### flow/design.v
`timescale 1us / 1ps
module ARTAU(
    input radar_echo,
    input scan_for_target,
    input [31:0] jet_speed,
    input [31:0] max_safe_distance,
    input RST,
    input CLK,
    output reg radar_pulse_trigger,
    output reg [31:0] distance_to_target,
    output reg threat_detected,
    output reg [1:0] ARTAU_state
);
reg [31:0] distance1;   
reg [31:0] distance2;   
reg [11:0] elapsed_time;   
reg have_prev;          
parameter c0 = 300000000;   
parameter radar_pulse_duration = 300;   
parameter max_listen_time = 2000;   
parameter assess_timeout = 3000;   
wire [40:0] echo_product = c0 * elapsed_time;
wire [40:0] echo_distance = echo_product / 2000;
wire [11:0] elapsed_ms = elapsed_time / 1000;
wire [44:0] predicted_distance = distance2 + jet_speed * elapsed_ms;
always @(posedge CLK or posedge RST) begin
    if (RST) begin
        ARTAU_state <= 2'b00;   
        radar_pulse_trigger <= 0;
        distance_to_target <= 0;
        threat_detected <= 0;
        distance1 <= 0;
        elapsed_time <= 0;
        have_prev <= 0;
    end else begin
        case (ARTAU_state)
            2'b00:   
                if (scan_for_target) begin
                    radar_pulse_trigger <= 1;
                    ARTAU_state <= 2'b01;   
                end
            2'b01:   
                if (elapsed_time < radar_pulse_duration) begin
                    radar_pulse_trigger <= 1;
                    elapsed_time <= elapsed_time + 100;   
                end else begin
                    radar_pulse_trigger <= 0;
                    elapsed_time <= 0;
                    ARTAU_state <= 2'b10;   
                end
            2'b10:   
                if (elapsed_time < max_listen_time) begin
                    if (radar_echo) begin
                        distance1 <= distance2;
                        distance2 <= echo_distance[31:0];
                        elapsed_time <= 0;
                        if (have_prev) begin
                            ARTAU_state <= 2'b11;   
                        end else begin
                            have_prev <= 1;
                            radar_pulse_trigger <= 1;
                            ARTAU_state <= 2'b01;   
                        end
                    end else begin
                        elapsed_time <= elapsed_time + 100;
                    end
                end else begin
                    ARTAU_state <= 2'b00;
                    radar_pulse_trigger <= 0;
                    distance_to_target <= 0;
                    threat_detected <= 0;
                    elapsed_time <= 0;
                    have_prev <= 0;
                end
            2'b11:   
                if (elapsed_time < assess_timeout) begin
                    distance_to_target <= distance2;
                    threat_detected <= (predicted_distance < distance1) && distance2 < max_safe_distance;
                    if (scan_for_target) begin
                        radar_pulse_trigger <= 1;
                        elapsed_time <= 0;
                        ARTAU_state <= 2'b01;   
                    end else begin
                        elapsed_time <= elapsed_time + 100;
                    end
                end else begin
                    ARTAU_state <= 2'b00;
                    radar_pulse_trigger <= 0;
                    distance_to_target <= 0;
                    threat_detected <= 0;
                    elapsed_time <= 0;
                    have_prev <= 0;
                end
        endcase
    end
end
endmodule
module ECSU(
    input CLK,
    input RST,
    input thunderstorm,
    input [5:0] wind,
    input [1:0] visibility,
    input signed [7:0] temperature,
    output reg severe_weather,
    output reg emergency_landing_alert,
    output reg [1:0] ECSU_state
);
    parameter ALL_CLEAR = 2'b00;
    parameter CAUTION = 2'b01;
    parameter HIGH_ALERT = 2'b10;
    parameter EMERGENCY = 2'b11;
    reg [1:0] current_state, next_state;
    always @(posedge CLK or posedge RST) begin
        if (RST) begin
            current_state <= ALL_CLEAR;
        end else begin
            current_state <= next_state;
        end
    end
    always @(*) begin
        severe_weather = (current_state == HIGH_ALERT) || (current_state == EMERGENCY);
        emergency_landing_alert = (current_state == EMERGENCY);
        ECSU_state = current_state;
    end
    always @(*) begin
        next_state = current_state;
        case (current_state)
            ALL_CLEAR: begin
                if (wind >= 11 && wind <= 15)  
                    next_state = CAUTION;
                else if (visibility == 2'b01)  
                    next_state = CAUTION;
                else if (thunderstorm || wind > 15 || temperature > 35 || temperature < -35 || visibility == 2'b11) begin
                    next_state = HIGH_ALERT;
                end
            end
            CAUTION: begin
                if (wind <= 10 && visibility == 2'b00)  
                    next_state = ALL_CLEAR;
                else if (thunderstorm || wind > 15 || temperature > 35 || temperature < -35 || visibility == 2'b11) begin
                    next_state = HIGH_ALERT;
                end
            end
            HIGH_ALERT: begin
                if (temperature < -40 || temperature > 40 || wind > 20) begin
                    next_state = EMERGENCY;
                end else if (!thunderstorm && wind <= 10 && temperature >= -35 && temperature <= 35 && visibility != 2'b11) begin
                    next_state = CAUTION;
                end
            end
            EMERGENCY: begin
            end
        endcase
    end
endmodule
`timescale 1us / 1ps
module ICMS(
    input CLK,
    input RST,
    input radar_echo,
    input scan_for_target,
    input [31:0] jet_speed,
    input [31:0] max_safe_distance,
    input [5:0] wind,
    input thunderstorm,
    input [1:0] visibility,
    input signed [7:0] temperature,
    output radar_pulse_trigger,
    output [31:0] distance_to_target,
    output safe_to_engage,
    output threat_detected,
    output emergency_landing_alert,
    output [1:0] ECSU_state,  
    output [1:0] ARTAU_state
);
   wire severe_weather;
   ARTAU artau_inst (
       .radar_echo(radar_echo),
       .scan_for_target(scan_for_target),
       .jet_speed(jet_speed),
       .max_safe_distance(max_safe_distance),
       .RST(RST),
       .CLK(CLK),
       .radar_pulse_trigger(radar_pulse_trigger),
       .distance_to_target(distance_to_target),
       .threat_detected(threat_detected),
       .ARTAU_state(ARTAU_state)
   );
   ECSU ecsu_inst (
       .CLK(CLK),
       .RST(RST),
       .thunderstorm(thunderstorm),
       .wind(wind),
       .visibility(visibility),
       .temperature(temperature),
       .severe_weather(severe_weather),
       .emergency_landing_alert(emergency_landing_alert),
       .ECSU_state(ECSU_state)
   );
   assign safe_to_engage = (threat_detected) && (!severe_weather);
endmodule
### flow/run.sh
#!/bin/bash
# the make line also repeats each setting of config.mk as NAME=value (left out here)
make -C /OpenROAD-flow-scripts/flow DESIGN_CONFIG=/design/flow/config.mk WORK_HOME=/design/flow/orfs CLKGATE_MAP_FILE= finish
### flow/config.mk
export PLATFORM = sky130hd
export DESIGN_NAME = ICMS
export DESIGN_NICKNAME = ICMS
export VERILOG_FILES = /design/flow/design.v
export SDC_FILE = /design/flow/constraint.sdc
export NUM_CORES = 4
export LEC_CHECK = 0
export CAP_MARGIN = 20
export CORE_MARGIN = 2
export CORE_UTILIZATION = 70
export SETUP_SLACK_MARGIN = 3.0
export SLEW_MARGIN = 20
### flow/constraint.sdc
create_clock -name core_clock -period 11.9 [get_ports {CLK}]
set_input_delay 2.3800 -clock core_clock [delete_from_list [all_inputs] [get_ports {CLK}]]
set_output_delay 2.3800 -clock core_clock [all_outputs]
set_load 0.01 [all_outputs]
==> results of run 1 <==
==> stage by stage <==
stage | util [%] | setup slack (ns)
2_1_floorplan | - | -13.53
3_3_place_gp | 95.78 | -12.99
3_5_place_dp | 95.78 | -15.73
==> results.rst, run 1 <==
Flow metrics
------------

.. list-table::
   :header-rows: 1

   * - Metric
     - Value
   * - Result of the run
     - aborted with a tool error
   * - Stop stage
     - clock tree synthesis (4_1_cts)
   * - First error
     - [ERROR DPL-0038] Utilization greater than 100%, impossible to legalize
   * - Complex-gate fraction of the synthesized area
     - 29.83%
   * - Floorplan die height
     - approximately 190 µm
   * - Unique cell types
     - 149
   * - RePlAce Congestion
     - 1.063
   * - DPL Wire Length
     - 86740 µm
   * - Core Footprint
     - 34630 µm²
   * - Xor/xnor share
     - under 10%
   * - Cell count in the Yosys report
     - 3088
   * - Share of flip-flops with an asynchronous set or reset after synthesis
     - between 70 and 80%
   * - Synthesized area divided by synthesized cell count
     - ~8.0 µm²
   * - Share of synthesized area occupied by flip-flops and latches
     - 11.77%
   * - Cell area leaders
     - ha_1 (16%), dfrtp_1 (8.0%), fa_1 (6.2%)
   * - Placed Instance Area
     - 33170 µm²
   * - Biggest area consumer among synthesized cells
     - ha_1
   * - Commonest register cell after synthesis
     - dfrtp_1
   * - Logic family by area
     - AND-OR/OR-AND gates
   * - Number of I/O pins
     - 125
   * - Netlist area before placement
     - 24710 µm²
   * - Share of cell area taken by muxes after synthesis
     - 4.081%
   * - DIE AREA
     - 36820 µm²
   * - Yosys warning total
     - 2
   * - Count of flip-flops with a built-in enable after synthesis
     - 31
   * - Area fraction in and, or, nand and nor cells after synthesis
     - 19.75%
   * - Init Core Util
     - a little under three quarters
   * - Row count
     - around 70
   * - Registers, synthesis
     - ~110
   * - Area share of fa/ha/maj cells after synthesis
     - 22.17%
   * - Most common library cells after synthesis
     - ha_1 (313), nand2_1 (303), inv_1 (272), a21oi_1 (227), nor2_1 (166)
   * - Total placed cells including tap cells
     - 4408
   * - IO Port Bufs
     - 123
   * - Chip area estimate from yosys synthesis
     - 24710 µm²
   * - Top cell type by instance count after synthesis
     - ha_1
   * - Synthesized netlist cell count
     - 3088
   * - Largest type area fraction
     - 15.85%
   * - Width of the die
     - 191.9 µm
==> run 2: changes to the inputs <==
- ABC_AREA: not set -> 1
- CELL_PAD_IN_SITES_GLOBAL_PLACEMENT: not set -> 1
- CORE_ASPECT_RATIO: not set -> 1.97
- CORE_UTILIZATION: 70 -> 40
- CTS_CLUSTER_DIAMETER: not set -> 103
- CTS_CLUSTER_SIZE: not set -> 99
- SETUP_SLACK_MARGIN: 3.0 -> not set
- clock period: 11.9 -> 30.0 ns (I/O delays scaled with it)
==> results.rst, run 2 <==
Synthesis and place-and-route
=============================

.. list-table::
   :header-rows: 1

   * - Metric
     - Value
   * - Worst hold path stage count
     - 2
   * - Setup repair bufs after CTS
     - 0
   * - Normalized max-slew margin
     - 39.53%
   * - Most common library cells after synthesis
     - nand2_1 (760), inv_1 (584), ha_1 (313), nand3_1 (252), nand2_2 (186)
   * - Final core utilization
     - around 44%
   * - Antenna violations before repair
     - 0
   * - Final layout net count
     - ~4000
   * - Count of flip-flops with a built-in enable after synthesis
     - 31 (unchanged)
   * - Total count of hold-check failures in the final report
     - 0
   * - Synthesized area divided by synthesized cell count
     - 6.877 µm² (-14%)
   * - Logic family by area
     - simple AND/OR/NAND/NOR gates
   * - Final setup violating endpoints
     - 0
   * - Biggest area consumer among synthesized cells
     - ha_1
   * - Registers, synthesis
     - 110 (unchanged)
   * - Final Cycle Share
     - 81.48%
   * - Transition time at the pin with the least slew margin
     - ~0.9 ns
   * - H-tree depth reported by CTS
     - 3
   * - Startpoint kind of the worst setup timing path
     - flip-flop
   * - Flip-flop and latch area
     - about 2900 µm²
   * - Area share of fa/ha/maj cells after synthesis
     - 23.02% (+0.84 points)
   * - Number of buffer and inverter instances along the worst setup path
     - 17
   * - Netlist area before placement
     - 23710 µm² (-4.0%)
   * - Worst reg2reg path endpoint
     - artau_inst.distance2[0]
   * - Class of the most critical setup path
     - reg2reg
   * - DR vias/cell
     - roughly 5
   * - Worst R2R Setup Slack
     - 5.56 ns
   * - Number of global-route vias before repair
     - 22791
   * - Cell count in the Yosys report
     - 3448 (+12%)
   * - Total grt overflow
     - 0
   * - Complex-gate fraction of the synthesized area
     - 10.55% (-19 points)
   * - Worst R2R Path Depth
     - 176
   * - Number of sinks handled by clock tree synthesis
     - roughly 110
   * - Share of cell area taken by muxes after synthesis
     - 0% (-4.1 points)
   * - Largest type area fraction
     - 16.52% (+0.67 points)
   * - Number of cells upsized or downsized after cts
     - 0
   * - Endpoint of the most critical setup path
     - artau_inst.distance2[0]
   * - Worst Clk Skew
     - roughly 0.022 ns
   * - Aggregate routed wire length
     - 72930 µm
   * - Tally of filler cells in the layout
     - roughly 6300
   * - DRC violations left
     - 0
   * - Crit path launch
     - artau_inst.elapsed_time[11]
   * - Init Core Util
     - 40.32% (-31 points)
   * - DPL Wire Length
     - 63420 µm (-27%)
   * - Sort of element at the end of the critical path
     - flip-flop
   * - Core Footprint
     - 58810 µm² (+70%)
   * - Yosys warning total
     - 2 (unchanged)
   * - Critical path's most frequent cell
     - nand2_1
   * - Share of flip-flops with an asynchronous set or reset after synthesis
     - 71.82% (unchanged)
   * - Clock buffer depth
     - 2
   * - Worst reg2reg path startpoint
     - artau_inst.elapsed_time[11]
   * - Area fraction in and, or, nand and nor cells after synthesis
     - 37.38% (+18 points)
   * - Count of inserted antenna diode cells
     - 0
   * - Row count
     - 125 (+84%)
   * - Endpoint with the worst hold slack
     - artau_inst.distance1[10]
   * - Number of warnings in the stage logs
     - approximately 55
   * - Data arrival at the endpoint of the critical path
     - 24.60 ns
   * - Num CTS Buffers
     - 9
   * - Worst hold path startpoint
     - artau_inst.distance1[10]
   * - Slew Limit Fails
     - 0
   * - Min Clock Period, post-route
     - 24.44 ns
   * - Xor/xnor share
     - 5.150% (-0.97 points)
   * - Post-route antenna net violation count
     - 0
   * - Setup TNS
     - 0 ns
   * - Routed length per placed instance
     - 16.85 µm
   * - RSZ-0062 raised after global routing
     - false
   * - Clock tree root driver cell
     - clkbuf_16
   * - Maximum fanout encountered on the critical timing path
     - 14
   * - Unique cell types
     - 77 (-48%)
   * - Number of I/O pins
     - 125 (unchanged)
   * - Pre-Repair DR Iteration Count
     - 5
   * - Commonest register cell after synthesis
     - dfrtp_1
   * - DIE AREA
     - 61360 µm² (+67%)
   * - Chip area estimate from yosys synthesis
     - 23710 µm² (-4.0%)
   * - Synthesis-to-layout area growth
     - 10.09%
   * - Synthesized netlist cell count
     - 3448 (+12%)
   * - Overall global routing resource usage
     - around a quarter
   * - Class of the most critical hold timing path
     - reg2reg
   * - Wire length of the first global-routing pass
     - 116700 µm
   * - Floorplan die height
     - 345.7 µm (+80%)
   * - RePlAce Congestion
     - 0.8911 (-16%)
   * - Max incr delay on CP
     - between 0.7 and 0.8 ns
   * - IO Port Bufs
     - 123 (unchanged)
   * - Maximum operating frequency
     - 40.91 MHz
   * - Cell area leaders
     - ha_1 (17%), nand2_1 (12%), inv_1 (9.2%)
   * - Clock latency on the worst-skew pair
     - 0.41 ns
   * - Pin count of the biggest net entering global routing
     - 64
   * - Detailed router's first-iteration violation count
     - about 740
   * - Share of synthesized area occupied by flip-flops and latches
     - 12.26% (+0.49 points)
   * - TritonCTS clock tree
     - done
   * - Number of hold buffers added after cts
     - 0
   * - Number of violations of the max-capacitance limit
     - 0
   * - Total via count in the routed design
     - 21635
   * - Cell family contributing the most delay on the critical path
     - simple AND/OR/NAND/NOR gates
   * - Top cell type by instance count after synthesis
     - nand2_1
   * - Worst EP required
     - 30.15 ns
   * - Width of the die
     - 177.5 µm (-7.5%)
   * - Combinational gate area
     - 18080 µm²
   * - Cell count along the critical path
     - 176
   * - Result of the run
     - no timing/DRC/antenna violations
   * - Critical-path cell with the highest stage delay
     - dfrtp_1
   * - Clock slew at reported path FFs
     - 0.10 ns
-- run 2: per-layer routing --
| layer | track usage, % | vias up | wire length (µm) |
|---|---|---|---|
| met1 | 23.12 | 10106 | 25970 |
| li1 | - | 11204 | - |
| met3 | 1.198 | 92 | 1222 |
| met4 | 7.661 | 0 | 2128 |
| met5 | 0 | - | 0 |
| met2 | 51.83 | 233 | 43600 |
-- run 2: through the flow --
stage | hold WS [ns] | cells | area, µm² | setup WS (ns)
global placement | 0.4664 | 4313 | 25800 | 5.809
finish | 0.4914 | 4329 | 26100 | 5.555
global route | 0.5244 | 4329 | 26100 | 3.134
CTS | 0.4964 | 4329 | 26100 | 5.468
floorplan | 0.4530 | 3454 | 23730 | 9.863
detailed placement | 0.4746 | 4313 | 25800 | 5.586
-- run 2: area by class of cell --
cell class,instances,share of cell area (%)
clock buffers,9,0.8628
clock inverters,7,0.2972
inverters,664,9.706
multi-input cells,2642,69.28
flip-flops and latches,110,11.14
well taps,762,3.652
repair buffers,135,5.062
==> run 3: changes to the inputs <==
- ABC_AREA: 1 -> not set
- CELL_PAD_IN_SITES_GLOBAL_PLACEMENT: 1 -> not set
- CORE_ASPECT_RATIO: 1.97 -> not set
- CTS_CLUSTER_DIAMETER: 103 -> not set
- CTS_CLUSTER_SIZE: 99 -> not set
- clock period: 30.0 -> 30.8 ns (I/O delays scaled with it)
==> results.rst, run 3 <==
Synthesis and place-and-route
=============================

.. list-table::
   :header-rows: 1

   * - Metric
     - Value
   * - Cell count along the critical path
     - 100 (-43%)
   * - DRC violations left
     - 0 (unchanged)
   * - Netlist area before placement
     - 24710 µm² (+4.2%)
   * - Maximum operating frequency
     - 34.01 MHz (-17%)
   * - IO Port Bufs
     - 123 (unchanged)
   * - Setup slack after placement
     - -0.3987 ns (-5.985 ns)
   * - Wire length of the first global-routing pass
     - 119700 µm (+2.6%)
   * - Post-route antenna net violation count
     - 0 (unchanged)
   * - Data arrival at the endpoint of the critical path
     - 29.55 ns (+4.95 ns)
   * - Biggest area consumer among synthesized cells
     - ha_1
   * - Worst hold path stage count
     - 2 (unchanged)
   * - Worst reg2reg path endpoint
     - artau_inst.distance2[0]
   * - Pre-Repair DR Iteration Count
     - 5 (unchanged)
   * - Share of synthesized area occupied by flip-flops and latches
     - 11.77% (-0.49 points)
   * - Yosys warning total
     - 2 (unchanged)
   * - Complex-gate fraction of the synthesized area
     - 29.83% (+19 points)
   * - Class of the most critical setup path
     - reg2reg
   * - Final Cycle Share
     - 95.45% (+14 points)
   * - Normalized max-slew margin
     - 26.49% (-13 points)
   * - Post-route setup slack
     - 1.401 ns (-4.155 ns)
   * - Critical-path cell with the highest stage delay
     - nor3_1
   * - Cell count in the Yosys report
     - 3088 (-10%)
   * - Class of the most critical hold timing path
     - reg2reg
   * - Worst hold path startpoint
     - artau_inst.distance1[1]
   * - Number of sinks handled by clock tree synthesis
     - 110 (unchanged)
   * - Sort of element at the end of the critical path
     - flip-flop
   * - Final setup violating endpoints
     - 0 (unchanged)
   * - Count of inserted antenna diode cells
     - 0 (unchanged)
   * - TritonCTS clock tree
     - done
   * - Core Footprint
     - 61370 µm² (+4.4%)
   * - Count of flip-flops with a built-in enable after synthesis
     - 31 (unchanged)
   * - Post-route cell area
     - 28020 µm² (+7.3%)
   * - Unique cell types
     - 149 (+94%)
   * - H-tree depth reported by CTS
     - 3 (unchanged)
   * - DIE AREA
     - 63780 µm² (+3.9%)
   * - Row count
     - 91 (-27%)
   * - Share of flip-flops with an asynchronous set or reset after synthesis
     - 71.82% (unchanged)
   * - Clock tree root driver cell
     - clkbuf_16
   * - Synthesized netlist cell count
     - 3088 (-10%)
   * - Number of violations of the max-capacitance limit
     - 0 (unchanged)
   * - Fin Hold WS
     - 0.4874 ns (-0.004055 ns)
   * - Crit path launch
     - artau_inst.elapsed_time[3]
   * - Placed Instance Area
     - 26860 µm² (+4.1%)
   * - Endpoint of the most critical setup path
     - artau_inst.distance2[0]
   * - Floorplan die height
     - 252.5 µm (-27%)
   * - Largest type area fraction
     - 15.85% (-0.67 points)
   * - Logic family by area
     - AND-OR/OR-AND gates
   * - Result of the run
     - no timing/DRC/antenna violations
   * - Init Core Util
     - 40.26% (-0.059 points)
   * - RePlAce Congestion
     - 0.9408 (+5.6%)
   * - Area fraction in and, or, nand and nor cells after synthesis
     - 19.75% (-18 points)
   * - Synthesized area divided by synthesized cell count
     - 8.002 µm² (+16%)
   * - Slew Limit Fails
     - 0 (unchanged)
   * - Area share of fa/ha/maj cells after synthesis
     - 22.17% (-0.84 points)
   * - Commonest register cell after synthesis
     - dfrtp_1
   * - Antenna violations before repair
     - 1 (+1)
   * - Total via count in the routed design
     - 24270 (+12%)
   * - Worst EP required
     - 30.95 ns (+0.80 ns)
   * - Clock latency on the worst-skew pair
     - 0.42 ns (about the same)
   * - Number of buffer and inverter instances along the worst setup path
     - 11 (-6)
   * - Worst R2R Setup Slack
     - 1.40 ns (-4.15 ns)
   * - Number of I/O pins
     - 125 (unchanged)
   * - Number of warnings in the stage logs
     - 53 (-3.6%)
   * - Final core utilization
     - 45.66% (+1.3 points)
   * - Top cell type by instance count after synthesis
     - ha_1
   * - Synthesis-to-layout area growth
     - 13.41%
   * - Clock buffer depth
     - 2 (unchanged)
   * - Share of cell area taken by muxes after synthesis
     - 4.081% (+4.1 points)
   * - Max incr delay on CP
     - 0.62 ns (-0.10 ns)
   * - Startpoint kind of the worst setup timing path
     - flip-flop
   * - Aggregate routed wire length
     - 74860 µm (+2.7%)
   * - Worst reg2reg path startpoint
     - artau_inst.elapsed_time[3]
   * - Most common library cells after synthesis
     - ha_1 (313), nand2_1 (303), inv_1 (272), a21oi_1 (227), nor2_1 (166)
   * - Number of hold buffers added after cts
     - 0 (unchanged)
   * - Cell family contributing the most delay on the critical path
     - AND-OR/OR-AND gates
   * - Pin count of the biggest net entering global routing
     - 55 (-14%)
   * - Routed length per placed instance
     - 18.70 µm (+11%)
   * - Transition time at the pin with the least slew margin
     - 1.099 ns (+0.1917 ns)
   * - Min Clock Period, post-route
     - 29.40 ns (+4.954 ns)
   * - Registers, synthesis
     - 110 (unchanged)
   * - Chip area estimate from yosys synthesis
     - 24710 µm² (+4.2%)
   * - DR vias/cell
     - 6.063 (+21%)
   * - Final layout net count
     - 3683 (-8.8%)
   * - Maximum fanout encountered on the critical timing path
     - 15 (+1)
   * - Clock slew at reported path FFs
     - 0.09 ns (about the same)
   * - Total grt overflow
     - 0 (unchanged)
   * - Cell area leaders
     - ha_1 (16%), dfrtp_1 (8.0%), fa_1 (6.2%)
   * - Overall global routing resource usage
     - 22.71% (-1.4 points)
   * - Width of the die
     - 252.5 µm (+42%)
   * - Worst Clk Skew
     - 0.01625 ns (-0.005867 ns)
   * - Total count of hold-check failures in the final report
     - 0 (unchanged)
   * - Endpoint with the worst hold slack
     - artau_inst.distance1[1]
   * - Num CTS Buffers
     - 9 (unchanged)
   * - Detailed router's first-iteration violation count
     - 1630 (+120%)
   * - Worst R2R Path Depth
     - 100 (-43%)
   * - Xor/xnor share
     - 6.117% (+0.97 points)
   * - DPL Wire Length
     - 60190 µm (-5.1%)
   * - Number of global-route vias before repair
     - 23246 (+2.0%)
-- run 3: stage by stage --
step	instances	setup TNS [ns]
3_3_place_gp	3950	0
5_1_grt	4003	-0.2035
4_1_cts	3969	0
2_1_floorplan	3094	0
3_5_place_dp	3950	-0.7701
6_report	4003	0
-- run 3: what timing repair did --
| action | 4_1_cts | 5_1_grt |
|---|---|---|
| cloned | 0 | 1 |
| pin swaps | 1 | 12 |
| setup buffers | 3 | 33 |
| gates resized | 5 | 104 |
| setup endpoints to repair | 2 | 4 |
-- run 3: per-layer routing --
metal	share of wire, %	GRT usage [%]
met4	2.0	6.086
met2	46	37.70
met1	47	31.40
met3	4.5	2.111
met5	0	0
-- run 3: area by class of cell --
cell class / instances / area [µm²]
Timing Repair Buffer: 208 / 1869
Tap cell: 790 / 988.4
Clock inverter: 7 / 72.57
Fill cell: 5974 / 33350
Clock buffer: 9 / 225.2
Inverter: 280 / 1056
Sequential cell: 110 / 2914
Multi-Input combinational cell: 2599 / 20900
==> run 4: changes to the inputs <==
- ABC_AREA: not set -> 0
- CAP_MARGIN: 20 -> 30
- CORE_UTILIZATION: 40 -> 45
- GPL_ROUTABILITY_DRIVEN: not set -> 1
- GPL_TIMING_DRIVEN: not set -> 1
- HOLD_SLACK_MARGIN: not set -> -0.02
- MAX_ROUTING_LAYER: not set -> met4
- SLEW_MARGIN: 20 -> 30
- clock period: 30.8 -> 24.0 ns (I/O delays scaled with it)
==> results.rst, run 4 <==
Synthesis and place-and-route
=============================

.. list-table::
   :header-rows: 1

   * - Metric
     - Value
   * - Final setup violating endpoints
     - 4 (+4)
   * - Worst reg2reg path startpoint
     - artau_inst.elapsed_time[5]
   * - Yosys warning total
     - 2 (unchanged)
   * - Logic family by area
     - AND-OR/OR-AND gates
   * - Synthesized area divided by synthesized cell count
     - 8.002 µm² (unchanged)
   * - Slew Limit Fails
     - 0 (unchanged)
   * - Antenna violations before repair
     - 3 (+2)
   * - Largest type area fraction
     - 15.85% (unchanged)
   * - H-tree depth reported by CTS
     - 3 (unchanged)
   * - Data arrival at the endpoint of the critical path
     - 25.77 ns (-3.78 ns)
   * - Worst reg2reg path endpoint
     - artau_inst.distance2[1]
   * - DRC violations left
     - 0 (unchanged)
   * - Wire length of the first global-routing pass
     - 138400 µm (+16%)
   * - Worst hold path startpoint
     - artau_inst.distance1[1]
   * - Synthesis-to-layout area growth
     - 45.00%
   * - Commonest register cell after synthesis
     - dfrtp_1
   * - Clock buffer depth
     - 2 (unchanged)
   * - Sort of element at the end of the critical path
     - flip-flop
   * - Startpoint kind of the worst setup timing path
     - flip-flop
   * - Cell area leaders
     - ha_1 (16%), dfrtp_1 (8.0%), fa_1 (6.2%)
   * - Cell family contributing the most delay on the critical path
     - AND-OR/OR-AND gates
   * - Complex-gate fraction of the synthesized area
     - 29.83% (unchanged)
   * - Total grt overflow
     - 0 (unchanged)
   * - DPL Wire Length
     - 69640 µm (+16%)
   * - Number of global-route vias before repair
     - 27510 (+18%)
   * - Number of violations of the max-capacitance limit
     - 0 (unchanged)
   * - Number of sinks handled by clock tree synthesis
     - 110 (unchanged)
   * - Most common library cells after synthesis
     - ha_1 (313), nand2_1 (303), inv_1 (272), a21oi_1 (227), nor2_1 (166)
   * - Synthesized netlist cell count
     - 3088 (unchanged)
   * - Core Footprint
     - 54030 µm² (-12%)
   * - Worst R2R Setup Slack
     - -1.62 ns (-3.02 ns)
   * - Crit path launch
     - artau_inst.elapsed_time[5]
   * - Clock slew at reported path FFs
     - 0.09 ns (about the same)
   * - Setup slack after placement
     - -2.024 ns (-1.625 ns)
   * - Transition time at the pin with the least slew margin
     - 1.292 ns (+0.1930 ns)
   * - Init Core Util
     - 45.73% (+5.5 points)
   * - Unique cell types
     - 149 (unchanged)
   * - RePlAce Congestion
     - 0.9558 (+1.6%)
   * - Post-route setup slack
     - -1.623 ns (-3.024 ns)
   * - Row count
     - 85 (-6.6%)
   * - Number of warnings in the stage logs
     - 56 (+5.7%)
   * - DR vias/cell
     - 5.802 (-4.3%)
   * - DIE AREA
     - 56800 µm² (-11%)
   * - Endpoint of the most critical setup path
     - artau_inst.distance2[1]
   * - Endpoint with the worst hold slack
     - artau_inst.distance1[1]
   * - Min Clock Period, post-route
     - 25.62 ns (-3.776 ns)
   * - Xor/xnor share
     - 6.117% (unchanged)
   * - Routed length per placed instance
     - 17.90 µm (-4.3%)
   * - Worst R2R Path Depth
     - 105 (+5.0%)
   * - TritonCTS clock tree
     - done
   * - Aggregate routed wire length
     - 85410 µm (+14%)
   * - Cell count in the Yosys report
     - 3088 (unchanged)
   * - Chip area estimate from yosys synthesis
     - 24710 µm² (unchanged)
   * - Netlist area before placement
     - 24710 µm² (unchanged)
   * - Critical path's most frequent cell
     - buf_4
   * - Share of flip-flops with an asynchronous set or reset after synthesis
     - 71.82% (unchanged)
   * - Worst EP required
     - 24.15 ns (-6.80 ns)
   * - Clock latency on the worst-skew pair
     - 0.40 ns (-0.02 ns)
   * - IO Port Bufs
     - 123 (unchanged)
   * - Area share of fa/ha/maj cells after synthesis
     - 22.17% (unchanged)
   * - Flip-flop and latch area
     - 2915 µm² (about the same)
   * - Top cell type by instance count after synthesis
     - ha_1
   * - Total via count in the routed design
     - 27680 (+14%)
   * - Overall global routing resource usage
     - 30.34% (+7.6 points)
   * - Maximum operating frequency
     - 39.03 MHz (+15%)
   * - Total count of hold-check failures in the final report
     - 0 (unchanged)
   * - Count of inserted antenna diode cells
     - 0 (unchanged)
   * - Result of the run
     - complete, but fails checks
   * - Worst Clk Skew
     - 0.02150 ns (+0.005246 ns)
   * - Num CTS Buffers
     - 9 (unchanged)
   * - Max incr delay on CP
     - 0.57 ns (-0.05 ns)
   * - Maximum fanout encountered on the critical timing path
     - 7 (-8)
   * - Detailed router's first-iteration violation count
     - 1647 (+1.0%)
   * - Normalized max-slew margin
     - 13.26% (-13 points)
   * - Tally of filler cells in the layout
     - 4633 (-22%)
   * - Biggest area consumer among synthesized cells
     - ha_1
   * - Floorplan die height
     - 238.3 µm (-5.6%)
   * - Post-route antenna net violation count
     - 0 (unchanged)
   * - Violated checks
     - negative setup slack
   * - Area fraction in and, or, nand and nor cells after synthesis
     - 19.75% (unchanged)
   * - Final Cycle Share
     - 106.8% (+11 points)
   * - Number of I/O pins
     - 125 (unchanged)
   * - Final layout net count
     - 4545 (+23%)
   * - Registers, synthesis
     - 110 (unchanged)
   * - Width of the die
     - 238.3 µm (-5.6%)
   * - Worst hold path stage count
     - 2 (unchanged)
   * - Number of hold buffers added after cts
     - 0 (unchanged)
   * - Class of the most critical hold timing path
     - reg2reg
   * - Share of cell area taken by muxes after synthesis
     - 4.081% (unchanged)
   * - Cell count along the critical path
     - 105 (+5.0%)
   * - Critical-path cell with the highest stage delay
     - fa_1
   * - Combinational gate area
     - 22170 µm² (+6.1%)
   * - Clock tree root driver cell
     - clkbuf_16
   * - Pin count of the biggest net entering global routing
     - 55 (unchanged)
   * - Number of buffer and inverter instances along the worst setup path
     - 20 (+9)
   * - Final core utilization
     - 66.31% (+21 points)
   * - Count of flip-flops with a built-in enable after synthesis
     - 31 (unchanged)
   * - Share of synthesized area occupied by flip-flops and latches
     - 11.77% (unchanged)
   * - Class of the most critical setup path
     - reg2reg
   * - Pre-Repair DR Iteration Count
     - 6 (+1)
   * - RSZ-0062 raised after global routing
     - true
==> run 4: layout make-up <==
type	instances	share of cell area (%)
Clock buffer	10	0.6391
Clock inverter	6	0.1816
Inverter	280	2.972
Multi-Input combinational cell	2598	61.88
Sequential cell	110	8.137
Tap cell	696	2.431
Timing Repair Buffer	1071	23.76
==> run 4: routing by layer <==
layer / share of wire, % / vias up / wire length (µm) / global-route usage (%)
met4: 1.7 / 0 / 1479 / 6.212
li1: - / 13487 / - / -
met3: 3.8 / 109 / 3213 / 2.591
met2: 48 / 665 / 40950 / 51.51
met1: 47 / 13419 / 39770 / 39.54
met5: 0 / - / 0 / -
==> run 4: repair_timing <==
action | CTS | global route
endpoints found under the hold margin | 0 | 0
setup endpoints to repair | 4 | 5
resized | 148 | 104
setup buffers | 72 | 41
pin swaps | 101 | 62
==> run 4: metrics by stage <==
step                TNS [ns]  area [µm²]  instances  hold WS [ns]
floorplan             -3.795       25520       3094        0.4498
finish                -5.098       35830       4771        0.5007
CTS                   -3.546       35010       4730        0.5008
global route          -9.768       35830       4771        0.5191
detailed placement    -6.409       33380       4642        0.4800
global placement      -4.718       33370       4642        0.4712
==> run 5: changes to the inputs <==
- ABC_AREA: 0 -> not set
- CAP_MARGIN: 30 -> 20
- CELL_PAD_IN_SITES_GLOBAL_PLACEMENT: not set -> 2
- CORE_ASPECT_RATIO: not set -> 0.67
- CORE_UTILIZATION: 45 -> 40
- CTS_CLUSTER_SIZE: not set -> 68
- GPL_ROUTABILITY_DRIVEN: 1 -> not set
- GPL_TIMING_DRIVEN: 1 -> not set
- HOLD_SLACK_MARGIN: -0.02 -> not set
- MAX_ROUTING_LAYER: met4 -> not set
- SLEW_MARGIN: 30 -> 20
- TNS_END_PERCENT: not set -> 85
- clock period: 24.0 -> 23.0 ns (I/O delays scaled with it)
==> results.rst, run 5 <==
Synthesis and place-and-route
=============================

.. list-table::
   :header-rows: 1

   * - Metric
     - Value
   * - Largest type area fraction
     - 15.85% (unchanged)
   * - Result of the run
     - complete, but fails checks
   * - Overall global routing resource usage
     - 27.44% (-2.9 points)
   * - Cell count along the critical path
     - 110 (+4.8%)
   * - Registers, synthesis
     - 110 (unchanged)
   * - Clock buffer depth
     - 2 (unchanged)
   * - Wire length of the first global-routing pass
     - 143900 µm (+4.0%)
   * - Count of inserted antenna diode cells
     - 0 (unchanged)
   * - Final setup violating endpoints
     - 5 (+1)
   * - RSZ-0062 raised after global routing
     - true
   * - Synthesized netlist cell count
     - 3088 (unchanged)
   * - Transition time at the pin with the least slew margin
     - 1.160 ns (-0.1314 ns)
   * - Critical path's most frequent cell
     - buf_4
   * - Startpoint kind of the worst setup timing path
     - flip-flop
   * - Number of global-route vias before repair
     - 27128 (-1.4%)
   * - Xor/xnor share
     - 6.117% (unchanged)
   * - IO Port Bufs
     - 123 (unchanged)
   * - Maximum fanout encountered on the critical timing path
     - 7 (unchanged)
   * - Max incr delay on CP
     - 0.59 ns (+0.02 ns)
   * - Share of synthesized area occupied by flip-flops and latches
     - 11.77% (unchanged)
   * - Core Footprint
     - 61020 µm² (+13%)
   * - Post-route antenna net violation count
     - 0 (unchanged)
   * - Antenna violations before repair
     - 2 (-1)
   * - Final Cycle Share
     - 111.6% (+4.8 points)
   * - Class of the most critical setup path
     - reg2reg
   * - Sort of element at the end of the critical path
     - flip-flop
   * - Number of sinks handled by clock tree synthesis
     - 110 (unchanged)
   * - Synthesis-to-layout area growth
     - 48.38%
   * - Width of the die
     - 307.6 µm (+29%)
   * - DIE AREA
     - 63820 µm² (+12%)
   * - Cell area leaders
     - ha_1 (16%), dfrtp_1 (8.0%), fa_1 (6.2%)
   * - Most common library cells after synthesis
     - ha_1 (313), nand2_1 (303), inv_1 (272), a21oi_1 (227), nor2_1 (166)
   * - Worst hold path startpoint
     - artau_inst.distance1[1]
   * - Total grt overflow
     - 0 (unchanged)
   * - Number of violations of the max-capacitance limit
     - 0 (unchanged)
   * - DRC violations left
     - 0 (unchanged)
   * - Top cell type by instance count after synthesis
     - ha_1
   * - Maximum operating frequency
     - 38.96 MHz (-0.18%)
   * - Biggest area consumer among synthesized cells
     - ha_1
   * - Area fraction in and, or, nand and nor cells after synthesis
     - 19.75% (unchanged)
   * - Pin count of the biggest net entering global routing
     - 48 (-13%)
   * - Setup slack after placement
     - -3.626 ns (-1.603 ns)
   * - Chip area estimate from yosys synthesis
     - 24710 µm² (unchanged)
   * - Final layout net count
     - 4602 (+1.3%)
   * - Worst R2R Setup Slack
     - -2.67 ns (-1.05 ns)
   * - Routed length per placed instance
     - 18.27 µm (+2.0%)
   * - Normalized max-slew margin
     - 20.43% (+7.2 points)
   * - Worst reg2reg path endpoint
     - artau_inst.distance2[0]
   * - Critical-path cell with the highest stage delay
     - or4_4
   * - Post-route setup slack
     - -2.669 ns (-1.046 ns)
   * - H-tree depth reported by CTS
     - 3 (unchanged)
   * - TritonCTS clock tree
     - done
   * - Number of warnings in the stage logs
     - 58 (+3.6%)
   * - Complex-gate fraction of the synthesized area
     - 29.83% (unchanged)
   * - Clock tree root driver cell
     - clkbuf_16
   * - Total count of hold-check failures in the final report
     - 0 (unchanged)
   * - Floorplan die height
     - 207.4 µm (-13%)
   * - Min Clock Period, post-route
     - 25.67 ns (+0.04574 ns)
   * - Row count
     - 74 (-13%)
   * - Detailed router's first-iteration violation count
     - 2291 (+39%)
   * - Number of hold buffers added after cts
     - 0 (unchanged)
   * - Worst hold path stage count
     - 2 (unchanged)
   * - Yosys warning total
     - 2 (unchanged)
   * - Cell family contributing the most delay on the critical path
     - AND-OR/OR-AND gates
   * - Aggregate routed wire length
     - 90060 µm (+5.4%)
   * - Share of flip-flops with an asynchronous set or reset after synthesis
     - 71.82% (unchanged)
   * - Slew Limit Fails
     - 0 (unchanged)
   * - DR vias/cell
     - 5.661 (-2.4%)
   * - Cell count in the Yosys report
     - 3088 (unchanged)
   * - Commonest register cell after synthesis
     - dfrtp_1
   * - Logic family by area
     - AND-OR/OR-AND gates
   * - Crit path launch
     - artau_inst.elapsed_time[5]
   * - Setup TNS
     - -9.368 ns (-4.270 ns)
   * - Area share of fa/ha/maj cells after synthesis
     - 22.17% (unchanged)
   * - Endpoint with the worst hold slack
     - artau_inst.distance1[1]
   * - Total via count in the routed design
     - 27910 (+0.83%)
   * - Unique cell types
     - 149 (unchanged)
   * - Worst reg2reg path startpoint
     - artau_inst.elapsed_time[5]
   * - RePlAce Congestion
     - 0.9426 (-1.4%)
   * - Violated checks
     - negative setup slack
   * - Number of I/O pins
     - 125 (unchanged)
   * - Count of flip-flops with a built-in enable after synthesis
     - 31 (unchanged)
   * - Share of cell area taken by muxes after synthesis
     - 4.081% (unchanged)
   * - Flip-flop and latch area
     - 2915 µm² (unchanged)
   * - Clock slew at reported path FFs
     - 0.09 ns (about the same)
   * - Class of the most critical hold timing path
     - reg2reg
   * - Data arrival at the endpoint of the critical path
     - 25.80 ns (+0.03 ns)
   * - Worst Clk Skew
     - 0.01938 ns (-0.002116 ns)
   * - Worst EP required
     - 23.13 ns (-1.02 ns)
   * - Number of buffer and inverter instances along the worst setup path
     - 23 (+15%)
   * - Worst R2R Path Depth
     - 110 (+4.8%)
   * - Pre-Repair DR Iteration Count
     - 5 (-1)
   * - Num CTS Buffers
     - 9 (unchanged)
   * - Synthesized area divided by synthesized cell count
     - 8.002 µm² (unchanged)
   * - Netlist area before placement
     - 24710 µm² (unchanged)
   * - Combinational gate area
     - 22390 µm² (+1.0%)
   * - Final core utilization
     - 60.09% (-6.2 points)
   * - Clock latency on the worst-skew pair
     - 0.40 ns (about the same)
   * - Init Core Util
     - 40.50% (-5.2 points)
   * - Tally of filler cells in the layout
     - 5481 (+18%)
   * - Endpoint of the most critical setup path
     - artau_inst.distance2[0]
   * - DPL Wire Length
     - 73620 µm (+5.7%)
==> run 5: area by class of cell <==
class                      instances  area share [%]
clock buffer                      10          0.6518
inverter                         280           2.914
tap                              798           2.723
sequential                       110           7.952
timing repair buffer            1127           24.54
clock inverter                     6          0.1399
multi-input combinational       2599           61.08
==> run 5: per-layer routing <==
metal,track usage (%),wire [µm],vias to the layer above
met5,0,7,-
met4,5.669,1635,2
met3,4.635,5575,106
met2,40.65,38030,767
met1,41.36,44800,13433
li1,-,-,13602
==> run 5: timing repair <==
| action | CTS | global route |
|---|---|---|
| hold endpoints to repair | 0 | 0 |
| buffers inserted | 77 | 35 |
| endpoints found under the setup margin | 6 | 6 |
| resized | 207 | 104 |
| pin swaps | 121 | 71 |
| gates cloned | 1 | 0 |
==> run 5: metrics by stage <==
stage	hold slack (ns)	instance area, µm²	cells
6_report	0.5064	36660	4930
5_1_grt	0.5208	36660	4930
4_1_cts	0.4947	35820	4894
3_5_place_dp	0.4728	33920	4800
3_3_place_gp	0.4640	33920	4800
2_1_floorplan	0.4498	25520	3094
==> run 6: changes to the inputs <==
- ABC_AREA: not set -> 1
- CAP_MARGIN: 20 -> 5
- CELL_PAD_IN_SITES_GLOBAL_PLACEMENT: 2 -> not set
- CORE_ASPECT_RATIO: 0.67 -> not set
- CORE_UTILIZATION: 40 -> 71
- CTS_CLUSTER_DIAMETER: not set -> 227
- CTS_CLUSTER_SIZE: 68 -> 46
- GPL_ROUTABILITY_DRIVEN: not set -> 1
- GPL_TIMING_DRIVEN: not set -> 1
- HOLD_SLACK_MARGIN: not set -> -0.1
- MAX_ROUTING_LAYER: not set -> met4
- SETUP_SLACK_MARGIN: not set -> -0.57
- SLEW_MARGIN: 20 -> 30
- TNS_END_PERCENT: 85 -> not set
- clock period: 23.0 -> 19.6 ns (I/O delays scaled with it)
==> results.rst, run 6 <==
Flow metrics
------------

.. list-table::
   :header-rows: 1

   * - Metric
     - Value
   * - IO Port Bufs
     - 123 (unchanged)
   * - Core Footprint
     - 32700 µm² (-46%)
   * - Cell count in the Yosys report
     - 3448 (+12%)
   * - Share of synthesized area occupied by flip-flops and latches
     - 12.26% (+0.49 points)
   * - Complex-gate fraction of the synthesized area
     - 10.55% (-19 points)
   * - Registers, synthesis
     - 110 (unchanged)
   * - Commonest register cell after synthesis
     - dfrtp_1
   * - Netlist area before placement
     - 23710 µm² (-4.0%)
   * - Number of sinks handled by clock tree synthesis
     - 110 (unchanged)
   * - Stop stage
     - global routing (5_1_grt)
   * - Width of the die
     - 186.7 µm (-39%)
   * - Row count
     - 66 (-11%)
   * - First error
     - [ERROR GRT-0116] Global routing finished with congestion. Check the congestion regions in the DRC Viewer.
   * - Placed Instance Area
     - 28870 µm² (-15%)
   * - Init Core Util
     - 72.51% (+32 points)
   * - Most common library cells after synthesis
     - nand2_1 (760), inv_1 (584), ha_1 (313), nand3_1 (252), nand2_2 (186)
   * - Total grt overflow
     - 2
   * - DIE AREA
     - 34870 µm² (-45%)
   * - Area fraction in and, or, nand and nor cells after synthesis
     - 37.38% (+18 points)
   * - Chip area estimate from yosys synthesis
     - 23710 µm² (-4.0%)
   * - DPL Wire Length
     - 60220 µm (-18%)
   * - Result of the run
     - aborted with a tool error
   * - Yosys warning total
     - 2 (unchanged)
   * - Floorplan die height
     - 186.7 µm (-10%)
   * - Unique cell types
     - 77 (-48%)
   * - Clock tree root driver cell
     - clkbuf_16
   * - Synthesized area divided by synthesized cell count
     - 6.877 µm² (-14%)
   * - Num CTS Buffers
     - 9 (unchanged)
   * - RePlAce Congestion
     - 0.9780 (+3.8%)
   * - Share of cell area taken by muxes after synthesis
     - 0% (-4.1 points)
   * - Area share of fa/ha/maj cells after synthesis
     - 23.02% (+0.84 points)
   * - Top cell type by instance count after synthesis
     - nand2_1
   * - Cell area leaders
     - ha_1 (17%), nand2_1 (12%), inv_1 (9.2%)
   * - Share of flip-flops with an asynchronous set or reset after synthesis
     - 71.82% (unchanged)
   * - Number of hold buffers added after cts
     - 0 (unchanged)
   * - Clock buffer depth
     - 2 (unchanged)
   * - Biggest area consumer among synthesized cells
     - ha_1
   * - Total placed cells including tap cells
     - 4449 (-7.3%)
   * - Overall global routing resource usage
     - 77.65%
   * - Xor/xnor share
     - 5.150% (-0.97 points)
   * - Count of flip-flops with a built-in enable after synthesis
     - 31 (unchanged)
   * - Synthesized netlist cell count
     - 3448 (+12%)
   * - H-tree depth reported by CTS
     - 3 (unchanged)
   * - Logic family by area
     - simple AND/OR/NAND/NOR gates
   * - Number of I/O pins
     - 125 (unchanged)
   * - Largest type area fraction
     - 16.52% (+0.67 points)
==> run 6: through the flow <==
stage	setup WS [ns]	hold WS (ns)	utilization [%]
floorplan	-0.5374	0.4530	-
global placement	-0.8027	0.4664	88.28
detailed placement	-1.979	0.4751	88.30
CTS	-1.048	0.5005	94.80
==> run 6: metal layers <==
layer  overflow  GRT usage (%)
met1          0          73.24
met2          2          94.42
met3          0          61.43
met4          0          79.52
met5          -              -
==> run 6: repair_timing <==
| action | in CTS |
|---|---|
| gates resized | 291 |
| buffers inserted | 68 |
| pin swaps | 155 |
| endpoints found under the setup margin | 4 |
| gates cloned | 1 |
==> run 7: changes to the inputs <==
- ABC_AREA: 1 -> not set
- CAP_MARGIN: 5 -> 20
- CORE_UTILIZATION: 71 -> 28
- CTS_CLUSTER_DIAMETER: 227 -> not set
- CTS_CLUSTER_SIZE: 46 -> not set
- GPL_ROUTABILITY_DRIVEN: 1 -> not set
- GPL_TIMING_DRIVEN: 1 -> not set
- HOLD_SLACK_MARGIN: -0.1 -> not set
- MAX_ROUTING_LAYER: met4 -> not set
- SETUP_SLACK_MARGIN: -0.57 -> not set
- SLEW_MARGIN: 30 -> 20
- clock period: 19.6 -> 47.3 ns (I/O delays scaled with it)
==> results.rst, run 7 <==
Synthesis and place-and-route
=============================

.. list-table::
   :header-rows: 1

   * - Metric
     - Value
   * - Row count
     - 108 (+64%)
   * - Number of warnings in the stage logs
     - approximately 53
   * - Class of the most critical setup path
     - reg2reg
   * - H-tree depth reported by CTS
     - 3 (unchanged)
   * - Worst EP required
     - 47.45 ns
   * - Share of cell area taken by muxes after synthesis
     - 4.081% (+4.1 points)
   * - Share of synthesized area occupied by flip-flops and latches
     - 11.77% (-0.49 points)
   * - Worst R2R Path Depth
     - 100
   * - Antenna violations before repair
     - 1
   * - Number of cells upsized or downsized after cts
     - 0 (-100%)
   * - Chip area estimate from yosys synthesis
     - 24710 µm² (+4.2%)
   * - RSZ-0062 raised after global routing
     - false
   * - Maximum fanout encountered on the critical timing path
     - 15
   * - Number of hold buffers added after cts
     - 0 (unchanged)
   * - Final setup violating endpoints
     - 0
   * - Total via count in the routed design
     - 23625
   * - Cell count along the critical path
     - 100
   * - Worst hold path startpoint
     - artau_inst.distance1[1]
   * - Worst Clk Skew
     - 0.01627 ns
   * - Crit path launch
     - artau_inst.elapsed_time[10]
   * - Cell area leaders
     - ha_1 (16%), dfrtp_1 (8.0%), fa_1 (6.2%)
   * - Number of violations of the max-capacitance limit
     - 0
   * - Synthesized netlist cell count
     - 3088 (-10%)
   * - Data arrival at the endpoint of the critical path
     - 32.41 ns
   * - Overall global routing resource usage
     - 15.19%
   * - TritonCTS clock tree
     - done
   * - Logic family by area
     - AND-OR/OR-AND gates
   * - Cell count in the Yosys report
     - 3088 (-10%)
   * - Pin count of the biggest net entering global routing
     - between 50 and 60
   * - Post-layout instance count excluding filler cells
     - about 4300
   * - DR vias/cell
     - 5.494
   * - Clock tree root driver cell
     - clkbuf_16
   * - Maximum operating frequency
     - 31.00 MHz
   * - Clock buffer depth
     - 2 (unchanged)
   * - Critical path's most frequent cell
     - ha_1
   * - Total count of hold-check failures in the final report
     - 0
   * - Unique cell types
     - 149 (+94%)
   * - Post-route cell area
     - 27380 µm²
   * - Init Core Util
     - 28.35% (-44 points)
   * - Slew Limit Fails
     - 0
   * - Cell family contributing the most delay on the critical path
     - AND-OR/OR-AND gates
   * - Class of the most critical hold timing path
     - reg2reg
   * - Aggregate routed wire length
     - 70680 µm
   * - Normalized max-slew margin
     - roughly a third
   * - Final layout net count
     - 3613
   * - Max incr delay on CP
     - 0.85 ns
   * - Pre-Repair DR Iteration Count
     - 6
   * - Placed Instance Area
     - 27070 µm² (-6.2%)
   * - Sort of element at the end of the critical path
     - flip-flop
   * - Detailed router's first-iteration violation count
     - 1548
   * - Count of flip-flops with a built-in enable after synthesis
     - 31 (unchanged)
   * - Yosys warning total
     - 2 (unchanged)
   * - Total grt overflow
     - 0
   * - Setup repair bufs after CTS
     - 0 (-100%)
   * - Commonest register cell after synthesis
     - dfrtp_1
   * - Transition time at the pin with the least slew margin
     - 1.017 ns
   * - Synthesized area divided by synthesized cell count
     - 8.002 µm² (+16%)
   * - Biggest area consumer among synthesized cells
     - ha_1
   * - Largest type area fraction
     - 15.85% (-0.67 points)
   * - Post-route antenna net violation count
     - 0
   * - Setup TNS
     - 0 ns
   * - Startpoint kind of the worst setup timing path
     - flip-flop
   * - Number of I/O pins
     - 125 (unchanged)
   * - Final Cycle Share
     - 68.21%
   * - RePlAce Congestion
     - 0.8881 (-9.2%)
   * - Clock slew at reported path FFs
     - around 0.090 ns
   * - Worst reg2reg path startpoint
     - artau_inst.elapsed_time[10]
   * - Most common library cells after synthesis
     - ha_1 (313), nand2_1 (303), inv_1 (272), a21oi_1 (227), nor2_1 (166)
   * - Xor/xnor share
     - 6.117% (+0.97 points)
   * - Width of the die
     - 301.1 µm (+61%)
   * - Worst hold path stage count
     - 2
   * - Worst reg2reg path endpoint
     - artau_inst.distance2[0]
   * - Number of sinks handled by clock tree synthesis
     - 110 (unchanged)
   * - IO Port Bufs
     - 123 (unchanged)
   * - Total placed cells including tap cells
     - 4282 (-3.8%)
   * - Synthesis-to-layout area growth
     - 10.79%
   * - Number of global-route vias before repair
     - between 20000 and 25000
   * - Core Footprint
     - 87160 µm² (+170%)
   * - Top cell type by instance count after synthesis
     - ha_1
   * - Result of the run
     - no timing/DRC/antenna violations
   * - Floorplan die height
     - 301.1 µm (+61%)
   * - Registers, synthesis
     - 110 (unchanged)
   * - Number of buffer and inverter instances along the worst setup path
     - 10
   * - DPL Wire Length
     - 57430 µm (-4.6%)
   * - Endpoint of the most critical setup path
     - artau_inst.distance2[0]
   * - Routed length per placed instance
     - around 16 µm
   * - Area share of fa/ha/maj cells after synthesis
     - 22.17% (-0.84 points)
   * - DIE AREA
     - 90640 µm² (+160%)
   * - Critical-path cell with the highest stage delay
     - o31ai_2
   * - Endpoint with the worst hold slack
     - artau_inst.distance1[1]
   * - Num CTS Buffers
     - 9 (unchanged)
   * - Worst R2R Setup Slack
     - 15.04 ns
   * - Wire length of the first global-routing pass
     - 115000 µm
   * - Min Clock Period, post-route
     - 32.26 ns
   * - Netlist area before placement
     - 24710 µm² (+4.2%)
   * - Clock latency on the worst-skew pair
     - slightly above 0.4 ns
   * - Share of flip-flops with an asynchronous set or reset after synthesis
     - 71.82% (unchanged)
   * - Area fraction in and, or, nand and nor cells after synthesis
     - 19.75% (-18 points)
   * - DRC violations left
     - 0
   * - Complex-gate fraction of the synthesized area
     - 29.83% (+19 points)
## run 7: per-stage QoR
stage / utilization (%) / hold WS [ns] / setup WS, ns
floorplan: - / 0.4498 / 20.41
global placement: 31.06 / 0.4684 / 16.07
detailed placement: 31.06 / 0.4711 / 15.54
CTS: 31.40 / 0.4929 / 15.44
global route: 31.41 / 0.5219 / 12.14
finish: 31.41 / 0.4901 / 15.04
## run 7: final cells by class
| type | instances | area (µm²) |
|---|---|---|
| repair buffers | 139 | 1351 |
| diodes | 2 | 5.005 |
| fillers | 9262 | 59780 |
| well taps | 1155 | 1445 |
| clock buffers | 9 | 225.2 |
| multi-input cells | 2598 | 20310 |
| flip-flops and latches | 110 | 2908 |
| inverters | 280 | 1056 |
| clock inverters | 7 | 75.07 |
## run 7: routing by layer
metal  wire, µm  track usage, %  share of wire, %  up-vias
met5          0               0                 0        -
met4       1122           3.542               1.6        0
met3       3555           1.570               5.0       56
met2      33130           25.67                47      626
met1      32870           20.70                47    11303
li1           -               -                 -    11640
==> run 8: changes to the inputs <==
- CELL_PAD_IN_SITES_DETAIL_PLACEMENT: not set -> 1
- CELL_PAD_IN_SITES_GLOBAL_PLACEMENT: not set -> 3
- CORE_ASPECT_RATIO: not set -> 0.69
- CORE_MARGIN: 2 -> 4
- CORE_UTILIZATION: 28 -> 48
- MIN_ROUTING_LAYER: not set -> met1
- PLACE_DENSITY: not set -> 0.88
- SETUP_SLACK_MARGIN: not set -> -0.87
- SLEW_MARGIN: 20 -> 15
- clock period: 47.3 -> 35.3 ns (I/O delays scaled with it)
==> results.rst, run 8 <==
Flow metrics
------------

.. list-table::
   :header-rows: 1

   * - Metric
     - Value
   * - Synthesized area divided by synthesized cell count
     - 8.002 µm² (unchanged)
   * - Init Core Util
     - 48.97% (+21 points)
   * - Share of synthesized area occupied by flip-flops and latches
     - 11.77% (unchanged)
   * - Top cell type by instance count after synthesis
     - ha_1
   * - Floorplan die height
     - 196.5 µm (-35%)
   * - DIE AREA
     - 55230 µm² (-39%)
   * - Area share of fa/ha/maj cells after synthesis
     - 22.17% (unchanged)
   * - Netlist area before placement
     - 24710 µm² (unchanged)
   * - Count of flip-flops with a built-in enable after synthesis
     - 31 (unchanged)
   * - Commonest register cell after synthesis
     - dfrtp_1
   * - Xor/xnor share
     - 6.117% (unchanged)
   * - Biggest area consumer among synthesized cells
     - ha_1
   * - Largest type area fraction
     - 15.85% (unchanged)
   * - Complex-gate fraction of the synthesized area
     - 29.83% (unchanged)
   * - Registers, synthesis
     - 110 (unchanged)
   * - Stop stage
     - global placement without I/O (3_1_place_gp_skip_io)
   * - Width of the die
     - 281.1 µm (-6.6%)
   * - Logic family by area
     - AND-OR/OR-AND gates
   * - Share of cell area taken by muxes after synthesis
     - 4.081% (unchanged)
   * - Yosys warning total
     - 2 (unchanged)
   * - Area fraction in and, or, nand and nor cells after synthesis
     - 19.75% (unchanged)
   * - Chip area estimate from yosys synthesis
     - 24710 µm² (unchanged)
   * - Row count
     - 68 (-37%)
   * - Cell count in the Yosys report
     - 3088 (unchanged)
   * - Synthesized netlist cell count
     - 3088 (unchanged)
   * - First error
     - [ERROR GPL-0301] Utilization 104.896 % exceeds 100%.
   * - Result of the run
     - aborted with a tool error
   * - Cell area leaders
     - ha_1 (16%), dfrtp_1 (8.0%), fa_1 (6.2%)
   * - Unique cell types
     - 149 (unchanged)
   * - Most common library cells after synthesis
     - ha_1 (313), nand2_1 (303), inv_1 (272), a21oi_1 (227), nor2_1 (166)
   * - Share of flip-flops with an asynchronous set or reset after synthesis
     - 71.82% (unchanged)
   * - Core Footprint
     - 50450 µm² (-42%)
==> run 9: changes to the inputs <==
- ABC_AREA: not set -> 0
- CAP_MARGIN: 20 -> 30
- CELL_PAD_IN_SITES_DETAIL_PLACEMENT: 1 -> not set
- CELL_PAD_IN_SITES_GLOBAL_PLACEMENT: 3 -> not set
- CORE_ASPECT_RATIO: 0.69 -> not set
- CORE_MARGIN: 4 -> 2
- CORE_UTILIZATION: 48 -> 64
- CTS_CLUSTER_SIZE: not set -> 46
- GPL_ROUTABILITY_DRIVEN: not set -> 1
- GPL_TIMING_DRIVEN: not set -> 1
- HOLD_SLACK_MARGIN: not set -> -0.1
- MAX_ROUTING_LAYER: not set -> met4
- MIN_ROUTING_LAYER: met1 -> not set
- PLACE_DENSITY: 0.88 -> not set
- SETUP_SLACK_MARGIN: -0.87 -> not set
- SLEW_MARGIN: 15 -> 30
- clock period: 35.3 -> 25.2 ns (I/O delays scaled with it)
==> results.rst, run 9 <==
Synthesis and place-and-route
=============================

.. list-table::
   :header-rows: 1

   * - Metric
     - Value
   * - DRC violations left
     - 0
   * - Worst Clk Skew
     - 0.01343 ns
   * - Biggest area consumer among synthesized cells
     - ha_1
   * - Antenna violations before repair
     - 1
   * - Area fraction in and, or, nand and nor cells after synthesis
     - 19.75% (unchanged)
   * - Post-route cell area
     - 32410 µm²
   * - Share of cell area taken by muxes after synthesis
     - 4.081% (unchanged)
   * - Endpoint with the worst hold slack
     - artau_inst.distance1[1]
   * - Width of the die
     - 200.5 µm (-29%)
   * - Worst EP required
     - roughly 25 ns
   * - Slew Limit Fails
     - 0
   * - Sort of element at the end of the critical path
     - flip-flop
   * - Transition time at the pin with the least slew margin
     - 1.140 ns
   * - Tally of filler cells in the layout
     - 2101
   * - Class of the most critical setup path
     - reg2reg
   * - Overall global routing resource usage
     - between 40% and 50%
   * - Maximum operating frequency
     - between 30 and 40 MHz
   * - Synthesized netlist cell count
     - 3088 (unchanged)
   * - Xor/xnor share
     - 6.117% (unchanged)
   * - Critical-path cell with the highest stage delay
     - fa_1
   * - Clock tree root driver cell
     - clkbuf_16
   * - DIE AREA
     - 40190 µm² (-27%)
   * - Worst R2R Setup Slack
     - -0.69 ns
   * - Floorplan die height
     - 200.5 µm (+2.0%)
   * - Global-route track usage on met3
     - 5.601%
   * - IO Port Bufs
     - 123
   * - Clock latency on the worst-skew pair
     - 0.39 ns
   * - Cell count in the Yosys report
     - 3088 (unchanged)
   * - Count of inserted antenna diode cells
     - 0
   * - Setup TNS
     - -1.566 ns
   * - Worst hold path startpoint
     - artau_inst.distance1[1]
   * - Number of hold buffers added after cts
     - 0
   * - Highest-utilization routing layer at the global route stage
     - met2
   * - Most common library cells after synthesis
     - ha_1 (313), nand2_1 (303), inv_1 (272), a21oi_1 (227), nor2_1 (166)
   * - Pre-Repair DR Iteration Count
     - 8
   * - Post-layout instance count excluding filler cells
     - 4184
   * - Data arrival at the endpoint of the critical path
     - around 26 ns
   * - Worst reg2reg path startpoint
     - artau_inst.elapsed_time[4]
   * - RePlAce Congestion
     - between 1 and 1.5
   * - Result of the run
     - complete, but fails checks
   * - Pin count of the biggest net entering global routing
     - 43
   * - Yosys warning total
     - 2 (unchanged)
   * - Complex-gate fraction of the synthesized area
     - 29.83% (unchanged)
   * - Placed Instance Area
     - 30540 µm²
   * - Startpoint kind of the worst setup timing path
     - flip-flop
   * - Final Cycle Share
     - 102.7%
   * - Endpoint of the most critical setup path
     - artau_inst.distance2[0]
   * - Logic family by area
     - AND-OR/OR-AND gates
   * - Met1 Track Usage GR
     - 48.84%
   * - Number of sinks handled by clock tree synthesis
     - 110
   * - Aggregate routed wire length
     - 84220 µm
   * - Init Core Util
     - 65.29% (+16 points)
   * - Total grt overflow
     - 0
   * - Total count of hold-check failures in the final report
     - 0
   * - Clock slew at reported path FFs
     - 0.08 ns
   * - Row count
     - 71 (+4.4%)
   * - Number of violations of the max-capacitance limit
     - 0
   * - Final setup violating endpoints
     - 3
   * - Worst reg2reg path endpoint
     - artau_inst.distance2[0]
   * - Area share of fa/ha/maj cells after synthesis
     - 22.17% (unchanged)
   * - Top cell type by instance count after synthesis
     - ha_1
   * - RSZ-0062 raised after global routing
     - true
   * - Detailed router's first-iteration violation count
     - between 2000 and 3000
   * - Routed length per placed instance
     - 20.13 µm
   * - Largest type area fraction
     - 15.85% (unchanged)
   * - Chip area estimate from yosys synthesis
     - 24710 µm² (unchanged)
   * - Total via count in the routed design
     - 27980
   * - Share of synthesized area occupied by flip-flops and latches
     - 11.77% (unchanged)
   * - Max incr delay on CP
     - 0.56 ns
   * - Registers, synthesis
     - 110 (unchanged)
   * - Wire length of the first global-routing pass
     - 133300 µm
   * - Post-route setup slack
     - -0.6916 ns
   * - Cell area leaders
     - ha_1 (16%), dfrtp_1 (8.0%), fa_1 (6.2%)
   * - Worst R2R Path Depth
     - between 100 and 150
   * - Worst hold path stage count
     - 2
   * - Maximum fanout encountered on the critical timing path
     - 7
   * - Commonest register cell after synthesis
     - dfrtp_1
   * - H-tree depth reported by CTS
     - 3
   * - Count of flip-flops with a built-in enable after synthesis
     - 31 (unchanged)
   * - Min Clock Period, post-route
     - around 26 ns
   * - Number of buffer and inverter instances along the worst setup path
     - 22
   * - Violated checks
     - negative setup slack
   * - Synthesis-to-layout area growth
     - 31.18%
   * - Cell count along the critical path
     - between 100 and 150
   * - Cell family contributing the most delay on the critical path
     - AND-OR/OR-AND gates
   * - DPL Wire Length
     - 64720 µm
   * - Post-route antenna net violation count
     - 0
   * - Core Footprint
     - 37840 µm² (-25%)
   * - Normalized max-slew margin
     - 23.48%
   * - Class of the most critical hold timing path
     - reg2reg
   * - Number of warnings in the stage logs
     - 57
   * - Final layout net count
     - slightly above 4000
   * - Num CTS Buffers
     - 9
   * - TritonCTS clock tree
     - done
   * - Met2 track utilization from global routing
     - 69.05%
   * - Number of I/O pins
     - 125
   * - Unique cell types
     - 149 (unchanged)
   * - Total placed cells including tap cells
     - 4110
   * - Number of global-route vias before repair
     - 27392
   * - Critical path's most frequent cell
     - buf_4
   * - Crit path launch
     - artau_inst.elapsed_time[4]
   * - Synthesized area divided by synthesized cell count
     - 8.002 µm² (unchanged)
   * - Clock buffer depth
     - 2
   * - Netlist area before placement
     - 24710 µm² (unchanged)
   * - DR vias/cell
     - approximately 6.7
   * - Share of flip-flops with an asynchronous set or reset after synthesis
     - 71.82% (unchanged)
-- run 9: cell type report --
class	count	area, µm²	share of cell area [%]
clock buffers	10	239.0	0.7373
clock inverters	6	52.55	0.1621
inverters	280	1061	3.274
multi-input cells	2599	22130	68.27
flip-flops and latches	110	2915	8.994
well taps	511	639.4	1.973
repair buffers	668	5378	16.59
-- run 9: metal layers --
layer	up-vias	part of all wire, %
li1	12693	-
met1	13318	40
met2	1607	48
met3	362	8.4
met4	0	4.2
met5	-	0
-- run 9: through the flow --
stage / hold WS (ns) / util (%) / setup WS, ns
2_1_floorplan: 0.4498 / - / -0.2477
3_3_place_gp: 0.4632 / 80.61 / -0.2126
3_5_place_dp: 0.4872 / 80.70 / -0.9720
4_1_cts: 0.5049 / 83.48 / 0.005990
5_1_grt: 0.5188 / 85.65 / -1.658
6_report: 0.4979 / 85.65 / -0.6916
-- run 9: repair_timing --
action	4_1_cts	5_1_grt
endpoints found under the hold margin	0	0
pin swaps	45	64
resized	100	122
setup endpoints to repair	3	4
setup buffers	35	22
gates cloned	0	1
